// mips
module mips(clk, rstb, mem_wr_data, mem_addr, mem_rd_data, mem_wr_ena, PC);
Size in the first run: about 8400 cells after synthesis, ~1200 flip-flops, about 98000 sq um of cells after synthesis.
Settings: LEC_CHECK=0, ABC_AREA=0, CAP_MARGIN=20, CELL_PAD_IN_SITES_DETAIL_PLACEMENT=1, CORE_ASPECT_RATIO=0.66, CORE_MARGIN=2, CORE_UTILIZATION=49, CTS_CLUSTER_DIAMETER=296, GPL_ROUTABILITY_DRIVEN=0, MAX_ROUTING_LAYER=met4, MIN_ROUTING_LAYER=met2, PLACE_DENSITY=0.91, SETUP_SLACK_MARGIN=3.33, SLEW_MARGIN=20; clock period 16.4 ns.
run.sh (not shown) runs the stock make flow with config.mk's settings and CLKGATE_MAP_FILE=.
The first run never finished: it broke off in global routing (GRT-0116).
==> next run, changes <==
- ABC_AREA: 0 -> default
- CELL_PAD_IN_SITES_DETAIL_PLACEMENT: 1 -> default
- CORE_ASPECT_RATIO: 0.66 -> default
- CORE_UTILIZATION: 49 -> 65
- CTS_CLUSTER_DIAMETER: 296 -> default
- GPL_ROUTABILITY_DRIVEN: 0 -> default
- MIN_ROUTING_LAYER: met2 -> default
- PLACE_DENSITY: 0.91 -> default
- SETUP_SLACK_MARGIN: 3.33 -> 1.87
- TNS_END_PERCENT: default -> 5
- clock period: 16.4 -> 11.3 ns (I/O delays scaled with it)
Effect: The changed run failed in global routing; synthesized cell count does not change; die area falls by 24%; synthesized area does not change.
==> next run, changes <==
- CORE_UTILIZATION: 65 -> 66
- CTS_CLUSTER_DIAMETER: default -> 123
- PLACE_DENSITY: default -> 0.6
- SETUP_SLACK_MARGIN: 1.87 -> default
- TNS_END_PERCENT: 5 -> default
- clock period: 11.3 -> 8.99 ns (I/O delays scaled with it)
Outcome: The new run died in global routing with GRT-0116. Die size decreases by 1.5%. Synthesized area is unchanged. Synthesized cell count stays the same.
==> next run, changes <==
- CORE_UTILIZATION: 66 -> 58
- CTS_CLUSTER_DIAMETER: 123 -> 189
- MAX_ROUTING_LAYER: met4 -> default
- TNS_END_PERCENT: default -> 5
- clock period: 8.99 -> 7.28 ns (I/O delays scaled with it)
Outcome: The changed run finished but fails on negative setup slack; die size climbs by 14%; synthesized area is unchanged; synthesized cell count does not change.
==> next run, changes <==
- CORE_UTILIZATION: 58 -> 57
- CTS_CLUSTER_DIAMETER: 189 -> default
- PLACE_DENSITY: 0.6 -> default
- SETUP_SLACK_MARGIN: default -> 1.64
- TNS_END_PERCENT: 5 -> default
- clock period: 7.28 -> 10.4 ns (I/O delays scaled with it)
=> The new run finished but failed the layout checks on negative setup slack; clock-buffer cell count climbs by 15; design area is lower by 1.3%; wire length is lower by 2.0%.

---

== build 87 ==
mips again, from the RTL that the note above started with.
Settings: LEC_CHECK=0, CAP_MARGIN=15, CORE_ASPECT_RATIO=0.74, CORE_MARGIN=2, CORE_UTILIZATION=68, CTS_CLUSTER_DIAMETER=74, CTS_CLUSTER_SIZE=34, GPL_TIMING_DRIVEN=1, SETUP_SLACK_MARGIN=0.86, SLEW_MARGIN=20, TNS_END_PERCENT=65; clock period 11.5 ns.
Build 87: GRT-0116 in global routing (5_1_grt) -> run aborted
Setup changes, build 87 to build 65
# build 87
export LEC_CHECK = 0
export CAP_MARGIN = 15
export CORE_ASPECT_RATIO = 0.74
export CORE_MARGIN = 2
export CORE_UTILIZATION = 68
export CTS_CLUSTER_DIAMETER = 74
export CTS_CLUSTER_SIZE = 34
export GPL_TIMING_DRIVEN = 1
export SETUP_SLACK_MARGIN = 0.86
export SLEW_MARGIN = 20
export TNS_END_PERCENT = 65
create_clock -name core_clock -period 11.5 [get_ports {clk}]
# build 65
export LEC_CHECK = 0
export CAP_MARGIN = 20
export CORE_MARGIN = 2
export CORE_UTILIZATION = 72
export PLACE_DENSITY = 0.65
export SLEW_MARGIN = 20
create_clock -name core_clock -period 7.71 [get_ports {clk}]
Measured against each other, build 65 and build 87 differ in level count of the clock H-tree, the lower figure coming from build 87.
Taking build 87 as the reference, in build 65 number of hold buffers added after cts level; share of the core filled by cells before placement increased 3.7 points; total half-perimeter wirelength after legalization and detailed placement went down.
Delta(total die size, build 65 - build 87) < 0
global routing (5_1_grt): build 65 exited with error
Build 65 — height of the die about 13% higher, build 87 as reference
Edits applied to the flow inputs when going from build 65 to build 85:
# build 65
export LEC_CHECK = 0
export CAP_MARGIN = 20
export CORE_MARGIN = 2
export CORE_UTILIZATION = 72
export PLACE_DENSITY = 0.65
export SLEW_MARGIN = 20
create_clock -name core_clock -period 7.71 [get_ports {clk}]
# build 85
export LEC_CHECK = 0
export CAP_MARGIN = 20
export CORE_MARGIN = 2
export CORE_UTILIZATION = 40
export PLACE_DENSITY = 0.6
export SLEW_MARGIN = 20
create_clock -name core_clock -period 12.8 [get_ports {clk}]
==> results <==
- Between build 65 and build 85, the post-synth area from yosys stat does not differ in any meaningful way.
- On cell resize tally after clock tree synthesis: between build 85 and build 65, it ends up lower for build 85.
- Build 85 reached the final stage; the timing, design-rule and antenna checks on its layout passed.
- Delta (build 85 minus build 65): cell row count moved up; placed instance count moved up.
- Higher initial standard-cell utilization of the core goes to build 65 over build 85.
- Taking build 65 as the reference, in build 85 setup slack at placement grew by 4.67 ns, cell area reported after detailed placement shrank by 0.0040 mm^2.
